Design UART, start of the top module:
module UART
#(
    parameter [ 2:0] WAIT_ACTI      = 3'b001,
    parameter [ 2:0] SEND_CHAR      = 3'b010,
    parameter [ 2:0] RDY            = 3'b011,
    parameter [ 2:0] WAIT_RDY       = 3'b100,
    parameter [ 3:0] BTN_STR_LEN    = 4'd8,
    parameter [ 1:0] PARROT_STR_LEN = 2'd3,
    parameter        BTN            = 1'b0,
    parameter        PARROT         = 1'b1,
    parameter [13:0] BAUD_TMR_MAX   = 14'd15  
)
(
    input  wire CLK,        
    input  wire rst,        
    input  wire btn_0,      
    output wire UART_TX,    
    input  wire UART_RX     
);
Size: about 4200 cells after synthesis, ~2200 flip-flops, about 5 I/O pins.
make LEC_CHECK=0 CAP_MARGIN=20 CORE_MARGIN=2 CORE_UTILIZATION=70 CTS_CLUSTER_SIZE=35 MAX_ROUTING_LAYER=met4 SLEW_MARGIN=20 finish   # period 6.44 ns
run.sh (not shown) runs the stock make flow with config.mk's settings and CLKGATE_MAP_FILE=.
The starting point ran to the end with no violations.
Rerun with:
- CORE_UTILIZATION: 70 -> 72
- CTS_CLUSTER_DIAMETER: not set -> 103
- CTS_CLUSTER_SIZE: 35 -> 19
- MAX_ROUTING_LAYER: met4 -> not set
- PLACE_DENSITY_LB_ADDON: not set -> 0.01
- SETUP_SLACK_MARGIN: not set -> -0.19
- clock period: 6.44 -> 2.59 ns (I/O delays scaled with it)
The new run finished with setup timing left.
Routed wire length increases by 8.1%.
Clock-buffer cell count went down by 83.
Worst setup slack is worse by 2.3 ns.
Clock skew goes down by 0.0071 ns.
Area after synthesis does not change.
Total power climbs by 140%.
Final cell count rises by 8.2%.
Core utilization rose by 6.7 points.
Clock power goes up by 77%.
Rerun with:
- CORE_ASPECT_RATIO: not set -> 0.71
- CTS_CLUSTER_SIZE: 19 -> not set
- SETUP_SLACK_MARGIN: -0.19 -> not set
- clock period: 2.59 -> 2.77 ns (I/O delays scaled with it)
Outcome: The changed run finished but failed the layout checks on setup timing; area after synthesis does not change; critical path depth climbs by 2; worst hold slack is better by 0.016 ns; sequential cell count is unchanged; combinational power drops by a little under a tenth; wire length climbs by a few percent; synthesized cell count is unchanged.
Rerun with:
- CORE_ASPECT_RATIO: 0.71 -> not set
- CORE_UTILIZATION: 72 -> 40
- CTS_CLUSTER_DIAMETER: 103 -> not set
- PLACE_DENSITY_LB_ADDON: 0.01 -> not set
- clock period: 2.77 -> 10.0 ns (I/O delays scaled with it)
Result: With this change the flow finished clean; hold slack is better by 0.16 ns; fmax goes down by 33%; cell area came out lower by 4.8%; clock power is lower by 69%; global-route usage is lower by 21 points; utilization goes down by 41 points; via count drops by 14%; non-clock buffer count decreases by 698.
Rerun with:
- CORE_UTILIZATION: 40 -> 64
- SETUP_SLACK_MARGIN: not set -> 1.73
- clock period: 10.0 -> 6.74 ns (I/O delays scaled with it)
Hold slack stays flat.
Design area goes down by about 1.6%.
Wire length goes down by 0.63%.
Maximum frequency goes up by about 4.4%.
Power goes up by about 46%.
Sequential power goes up by about 50%.
Combinational power goes up by 51%.
Rerun with:
- CORE_UTILIZATION: 64 -> 72
- CTS_CLUSTER_DIAMETER: not set -> 365
- CTS_CLUSTER_SIZE: not set -> 22
- HOLD_SLACK_MARGIN: not set -> 0.3
- PLACE_DENSITY_LB_ADDON: not set -> 0.01
- SETUP_SLACK_MARGIN: 1.73 -> 0.83
- clock period: 6.74 -> 2.91 ns (I/O delays scaled with it)
This time the run ran to the end with violations: setup timing. Wire length goes up by 5.3%. Critical path depth goes up by 2. Power goes up by 110%. Cell area goes up by 4.1%. Synthesized cell count stays the same. Worst hold slack gets worse by 0.032 ns. Flip-flop count is unchanged. Worst setup slack gets worse by 2.4 ns.

The RTL this note starts from:
==> flow/design.v <==
module UART_TX_CTRL
#(
    parameter [ 1:0] RDY       = 2'b01,
    parameter [ 1:0] LOAD      = 2'b10,
    parameter [ 1:0] SEND      = 2'b11,
    parameter [ 3:0] IDX_MAX   = 10,
    parameter [13:0] TMR_MAX   = 14'b10100010110000  
)
(
    input  wire       CLK,
    input  wire       rst,
    input  wire       send,
    input  wire [7:0] send_data,
    output wire       ready,
    output wire       UART_TX
);
reg         tx_bit;
reg  [ 1:0] tx_state;
reg  [ 9:0] tx_data;
reg  [ 3:0] index;
reg  [13:0] tx_tmr;
wire        bit_done;
always @(posedge CLK) begin : state_transition
    if (rst)
        tx_state <= RDY;
    else
    case (tx_state)
        RDY:
            if (send)
                tx_state <= LOAD;
        LOAD:
            tx_state <= SEND;
        SEND:
            if (bit_done) begin
                if (index == IDX_MAX)
                    tx_state <= RDY;
                else
                    tx_state <= LOAD;
            end
        default:  
            tx_state <= RDY;
    endcase
end
always @(posedge CLK) begin : timing
    if (rst || tx_state == RDY) begin
        tx_tmr <= 14'd0;
    end
    else begin
        if (bit_done)
            tx_tmr <= 14'd0;
        else
            tx_tmr <= tx_tmr + 1;
    end
end
always @(posedge CLK) begin : increment_index
    if (rst || tx_state == RDY)
        index <= 0;
    else if (tx_state == LOAD)
        index <= index + 1;
end
always @(posedge CLK) begin : data_latch
    if (send)
        tx_data <= {1'b1, send_data, 1'b0};
end
always @(posedge CLK) begin : bit0
    if (rst || tx_state == RDY)
        tx_bit <= 1'b1;
    else if (tx_state == LOAD)
        tx_bit <= tx_data[index];
end
assign bit_done = (tx_tmr == TMR_MAX)? 1 : 0;
assign UART_TX   = tx_bit;
assign ready     = (tx_state == RDY)? 1 : 0;
endmodule
module UART_RX_CTRL
#(
    parameter [ 2:0] WAIT_START  = 3'b001,
    parameter [ 2:0] STORE_START = 3'b010,
    parameter [ 2:0] STORE_DATA  = 3'b011,
    parameter [ 2:0] STORE_STOP  = 3'b100,
    parameter [ 2:0] STORE_LAST  = 3'b101,
    parameter [13:0] TMR_MAX     = 14'b10100010110000  
)(
    input  wire        CLK,
    input  wire        rst,
    input  wire        UART_RX,
    output reg  [ 7:0] recv_data,
    output wire        vald_data
);
reg  [ 2:0] rx_reg;
reg  [ 2:0] rx_state;
reg  [13:0] rx_tmr;
reg  [ 2:0] bit_count;
wire        sample_point;
wire        startbit_detected;
always @(posedge CLK) begin : rx_latch_n_shift
    if (rst)
        rx_reg <= 3'd0;
    else
        rx_reg <= {rx_reg[1:0], UART_RX};
end
function set_startbit_detected;
    input state, rx2, rx1;
    begin
        if (state==WAIT_START && rx2==1'b1 && rx1==1'b0)
            set_startbit_detected = 1'b1;
        else
            set_startbit_detected = 1'b0;
    end
endfunction
assign startbit_detected = set_startbit_detected(
                            rx_state,
                            rx_reg[2],
                            rx_reg[1]
                        );
always @(posedge CLK) begin : rx_timer
    if (rst) begin
        rx_tmr <= 14'd0;
    end
    else if (startbit_detected == 1'b1) begin
        rx_tmr <= 14'd0;
    end
    else begin
        if (rx_tmr == TMR_MAX)
            rx_tmr <= 14'd0;
        else
            rx_tmr <= rx_tmr + 14'd1;
    end
end
assign sample_point = (rx_tmr == 14'd0)? 1'b1 : 1'b0;
always @(posedge CLK) begin : state_transition_n_bit_count
    if (rst) begin
        rx_state  <= WAIT_START;
        bit_count <= 3'd0;
    end
    else
    case (rx_state)
        WAIT_START:
            if (startbit_detected == 1'b1) begin
                rx_state <= STORE_START;
                bit_count <= 3'd0;
            end
        STORE_START:
            if (sample_point == 1'b1) begin
                if (rx_reg[1] == 1'b0)
                    rx_state <= STORE_DATA;
                else  
                    rx_state <= WAIT_START;
            end
        STORE_DATA:
            if (sample_point == 1'b1) begin
                recv_data <= {rx_reg[1], recv_data[7:1]};
                if (bit_count == 3'd7)
                    rx_state <= STORE_STOP;
                else
                    bit_count <= bit_count + 3'd1;
            end
        STORE_STOP:
            if (sample_point == 1'b1) begin
                if (rx_reg[1] == 1'b1)
                    rx_state <= STORE_LAST;
                else  
                    rx_state <= WAIT_START;
            end
        STORE_LAST:
            rx_state <= WAIT_START;
        default:  
            rx_state <= WAIT_START;
    endcase
end
assign vald_data = (rx_state == STORE_LAST)? 1'b1 : 1'b0;
endmodule
module FIFO
#(
    parameter ADDR_WIDTH = 8,
    parameter DATA_WIDTH = 8
)
(
    input  wire                  CLK,
    input  wire                  rst,
    input  wire                  w_enable,
    input  wire                  r_enable,
    input  wire [DATA_WIDTH-1:0] w_data,
    output reg  [DATA_WIDTH-1:0] r_data,
    output reg  [ADDR_WIDTH:0]   count
);
reg [ADDR_WIDTH-1:0] w_addr;
reg [ADDR_WIDTH-1:0] r_addr;
reg [DATA_WIDTH-1:0] ram [2**ADDR_WIDTH-1:0];
always @(posedge CLK) begin : dpm
    if (w_enable)
        ram[w_addr] <= w_data;
    if (rst)
        r_data      <= 0;
    else if (r_enable)
        r_data      <= ram[r_addr];
end
always @(posedge CLK) begin : addr
    if (rst) begin
        w_addr <= 0;
        r_addr <= 0;
    end
    else begin
        if (w_enable)
            w_addr <= w_addr + 1'b1;
        if (r_enable)
            r_addr <= r_addr + 1'b1;
    end
end
always @(posedge CLK) begin : count_data
    if (rst)
        count <= 0;
    else
    case ({w_enable, r_enable})
        2'b00: count <= count;
        2'b01: count <= count - 1'b1;
        2'b10: count <= count + 1'b1;
        2'b11: count <= count;
    endcase
end
endmodule
module UART
#(
    parameter [ 2:0] WAIT_ACTI      = 3'b001,
    parameter [ 2:0] SEND_CHAR      = 3'b010,
    parameter [ 2:0] RDY            = 3'b011,
    parameter [ 2:0] WAIT_RDY       = 3'b100,
    parameter [ 3:0] BTN_STR_LEN    = 4'd8,
    parameter [ 1:0] PARROT_STR_LEN = 2'd3,
    parameter        BTN            = 1'b0,
    parameter        PARROT         = 1'b1,
    parameter [13:0] BAUD_TMR_MAX   = 14'd15  
)
(
    input  wire CLK,        
    input  wire rst,        
    input  wire btn_0,      
    output wire UART_TX,    
    input  wire UART_RX     
);
reg  [ 2:0] uart_state;
wire [ 7:0] btn_str        [ 7:0];
reg  [ 3:0] str_idx;
reg         send_mode;
reg         send_char;
wire        send;
reg  [ 7:0] send_data;
wire        ready;
assign send = send_char;
wire [ 7:0] recv_data;
wire        vald_data;
wire        w_enable;
wire        r_enable;
wire [ 7:0] r_data;
wire [ 8:0] count;
assign btn_str[0] = 8'h02;  
assign btn_str[1] = 8'h41;  
assign btn_str[2] = 8'h52;  
assign btn_str[3] = 8'h54;  
assign btn_str[4] = 8'h59;  
assign btn_str[5] = 8'h0D;  
assign btn_str[6] = 8'h0A;  
assign btn_str[7] = 8'h03;  
UART_TX_CTRL #(.TMR_MAX(BAUD_TMR_MAX)) uart_tx_ctrl (
    CLK,
    rst,
    send,
    send_data,
    ready,
    UART_TX
);
UART_RX_CTRL #(.TMR_MAX(BAUD_TMR_MAX)) uart_rx_ctrl (
    CLK,
    rst,
    UART_RX,
    recv_data,
    vald_data
);
assign w_enable = (vald_data == 1'b1 && count < 2**8);
assign r_enable = (count > 0 && uart_state == WAIT_ACTI)? 1 : 0;
FIFO fifo (
    CLK,
    rst,
    w_enable,
    r_enable,
    recv_data,  
    r_data,
    count
);
always @(posedge CLK) begin : state_transition
    if (rst) begin
        uart_state <= WAIT_ACTI;
        send_mode  <= BTN;
    end
    else
    case (uart_state)
        WAIT_ACTI:
            if (r_enable) begin
                uart_state <= SEND_CHAR;
                send_mode  <= PARROT;
            end
            else if (btn_0 == 1'b1) begin
                uart_state <= SEND_CHAR;
                send_mode  <= BTN;
            end
        SEND_CHAR:
            uart_state <= RDY;
        RDY:
            uart_state <= WAIT_RDY;
        WAIT_RDY:
            if (ready == 1'b1) begin
                case (send_mode)
                    PARROT: begin
                        uart_state <= WAIT_ACTI;
                    end
                    BTN: begin
                        if (str_idx == BTN_STR_LEN)
                            uart_state <= WAIT_ACTI;
                        else
                            uart_state <= SEND_CHAR;
                    end
                endcase
            end
        default:  
            uart_state <= WAIT_ACTI;
    endcase
end
always @(posedge CLK) begin : inc_idx
    if (rst || uart_state == WAIT_ACTI)
        str_idx <= 0;
    else if (uart_state == SEND_CHAR)
        str_idx <= str_idx + 1;
end
always @(posedge CLK) begin : char_load
    if (rst) begin
        send_char <= 1'b0;
        send_data <= 0;
    end
    else if (uart_state == SEND_CHAR) begin
        send_char <= 1'b1;
        if (send_mode == PARROT)
            send_data <= r_data;
        else if (send_mode == BTN)
            send_data <= btn_str[str_idx[2:0]];
    end
    else begin
        send_char <= 1'b0;
    end
end
endmodule
==> flow/config.mk <==
export PLATFORM = sky130hd
export DESIGN_NAME = UART
export DESIGN_NICKNAME = UART
export VERILOG_FILES = /design/flow/design.v
export SDC_FILE = /design/flow/constraint.sdc
export NUM_CORES = 4
export LEC_CHECK = 0
export CAP_MARGIN = 40
export CELL_PAD_IN_SITES_DETAIL_PLACEMENT = 0
export CORE_ASPECT_RATIO = 1.34
export CORE_MARGIN = 7
export CORE_UTILIZATION = 48
export CTS_CLUSTER_DIAMETER = 205
export GPL_ROUTABILITY_DRIVEN = 0
export SETUP_SLACK_MARGIN = -0.67
export SLEW_MARGIN = 20
export TNS_END_PERCENT = 70
==> flow/constraint.sdc <==
create_clock -name core_clock -period 10.0 [get_ports {CLK}]
set_input_delay 2.0000 -clock core_clock [delete_from_list [all_inputs] [get_ports {CLK}]]
set_output_delay 2.0000 -clock core_clock [all_outputs]
set_load 0.01 [all_outputs]
Rerun with:
==> flow/config.mk (replaced) <==
export PLATFORM = sky130hd
export DESIGN_NAME = UART
export DESIGN_NICKNAME = UART
export VERILOG_FILES = /design/flow/design.v
export SDC_FILE = /design/flow/constraint.sdc
export NUM_CORES = 4
export LEC_CHECK = 0
export CAP_MARGIN = 10
export CORE_ASPECT_RATIO = 0.56
export CORE_MARGIN = 3
export CORE_UTILIZATION = 50
export CTS_CLUSTER_DIAMETER = 50
export CTS_CLUSTER_SIZE = 18
export SLEW_MARGIN = 10
==> flow/constraint.sdc (replaced) <==
create_clock -name core_clock -period 4.25 [get_ports {CLK}]
set_input_delay 0.8500 -clock core_clock [delete_from_list [all_inputs] [get_ports {CLK}]]
set_output_delay 0.8500 -clock core_clock [all_outputs]
set_load 0.01 [all_outputs]
After rerunning: The changed run went through all stages and came out clean. Routed wire length went up by a few percent. Sequential cell count does not change. Sequential power went up by well over a third. Final cell count went down by a few percent. Die area went down by a little under a tenth. Utilization went up by 1.1 points. Power went up by well over a third. Register-to-register slack got worse by 5.1 ns.
Rerun with:
==> flow/config.mk (replaced) <==
export PLATFORM = sky130hd
export DESIGN_NAME = UART
export DESIGN_NICKNAME = UART
export VERILOG_FILES = /design/flow/design.v
export SDC_FILE = /design/flow/constraint.sdc
export NUM_CORES = 4
export LEC_CHECK = 0
export ABC_AREA = 1
export CAP_MARGIN = 40
export CELL_PAD_IN_SITES_DETAIL_PLACEMENT = 1
export CELL_PAD_IN_SITES_GLOBAL_PLACEMENT = 1
export CORE_MARGIN = 4
export CORE_UTILIZATION = 51
export CTS_CLUSTER_SIZE = 96
export GPL_ROUTABILITY_DRIVEN = 1
export GPL_TIMING_DRIVEN = 0
export MIN_ROUTING_LAYER = met2
export PLACE_DENSITY_LB_ADDON = 0.23
export SLEW_MARGIN = 35
export TNS_END_PERCENT = 25
==> flow/constraint.sdc (replaced) <==
create_clock -name core_clock -period 2.84 [get_ports {CLK}]
set_input_delay 0.5680 -clock core_clock [delete_from_list [all_inputs] [get_ports {CLK}]]
set_output_delay 0.5680 -clock core_clock [all_outputs]
set_load 0.01 [all_outputs]
What happened: This time the run ended with an error in 5_1_grt; die area came out higher by a few percent; area after synthesis increases by a few percent; synthesized cell count grows by well over a third.
Rerun with:
==> flow/config.mk (replaced) <==
export PLATFORM = sky130hd
export DESIGN_NAME = UART
export DESIGN_NICKNAME = UART
export VERILOG_FILES = /design/flow/design.v
export SDC_FILE = /design/flow/constraint.sdc
export NUM_CORES = 4
export LEC_CHECK = 0
export CAP_MARGIN = 20
export CORE_MARGIN = 2
export CORE_UTILIZATION = 65
export CTS_CLUSTER_DIAMETER = 234
export MAX_ROUTING_LAYER = met4
export SLEW_MARGIN = 20
export TNS_END_PERCENT = 5
==> flow/constraint.sdc (replaced) <==
create_clock -name core_clock -period 6.52 [get_ports {CLK}]
set_input_delay 1.3040 -clock core_clock [delete_from_list [all_inputs] [get_ports {CLK}]]
set_output_delay 1.3040 -clock core_clock [all_outputs]
set_load 0.01 [all_outputs]
The changed run finished clean. Area after synthesis goes down by 6.1%. Die area falls by 27%. Synthesized cell count shrinks by 49%.
Rerun with:
--- a/flow/config.mk
+++ b/flow/config.mk
@@ -8,0 +9,2 @@
+export CELL_PAD_IN_SITES_DETAIL_PLACEMENT = 0
+export CORE_ASPECT_RATIO = 1.71
@@ -10,3 +12,6 @@
-export CORE_UTILIZATION = 65
-export CTS_CLUSTER_DIAMETER = 234
-export MAX_ROUTING_LAYER = met4
+export CORE_UTILIZATION = 15
+export CTS_CLUSTER_SIZE = 86
+export MAX_ROUTING_LAYER = met5
+export MIN_ROUTING_LAYER = met1
+export PLACE_DENSITY_LB_ADDON = 0.13
+export SETUP_SLACK_MARGIN = -0.0
@@ -14 +19 @@
-export TNS_END_PERCENT = 5
+export TNS_END_PERCENT = 65
==> flow/constraint.sdc (replaced) <==
create_clock -name core_clock -period 2.64 [get_ports {CLK}]
set_input_delay 0.5280 -clock core_clock [delete_from_list [all_inputs] [get_ports {CLK}]]
set_output_delay 0.5280 -clock core_clock [all_outputs]
set_load 0.01 [all_outputs]
This time the run finished with negative setup slack left. Final cell count is higher by 110%. Count of clock-buffer cells in the layout falls by 21. Die area rises to 4.3 times its value. Global-route usage goes down by 22 points. Clock skew is higher by 0.021 ns. Design area is higher by 19%. Synthesized cell count is unchanged. Setup slack degrades by 2.7 ns.
Rerun with:
==> flow/config.mk (replaced) <==
export PLATFORM = sky130hd
export DESIGN_NAME = UART
export DESIGN_NICKNAME = UART
export VERILOG_FILES = /design/flow/design.v
export SDC_FILE = /design/flow/constraint.sdc
export NUM_CORES = 4
export LEC_CHECK = 0
export CAP_MARGIN = 20
export CORE_MARGIN = 2
export CORE_UTILIZATION = 72
export CTS_CLUSTER_DIAMETER = 395
export PLACE_DENSITY_LB_ADDON = 0.01
export SETUP_SLACK_MARGIN = 0.73
export SLEW_MARGIN = 20
==> flow/constraint.sdc (replaced) <==
create_clock -name core_clock -period 2.77 [get_ports {CLK}]
set_input_delay 0.5540 -clock core_clock [delete_from_list [all_inputs] [get_ports {CLK}]]
set_output_delay 0.5540 -clock core_clock [all_outputs]
set_load 0.01 [all_outputs]
The changed run finished but fails on negative setup slack.
Design area went down by 7.0%.
First-iteration DRC count went up to 3.2 times its value.
Cell count went down by 47%.
Register-to-register slack barely changes.
Clock skew went up by 0.016 ns.
Setup slack is better by 0.0070 ns.
Utilization went up by 69 points.
Via count went up by 14%.
Area after synthesis is unchanged.
Total power went down by 7.7%.
Wire length went down by 18%.
Power figures rest on the tool's default switching activity, not on a simulated workload.
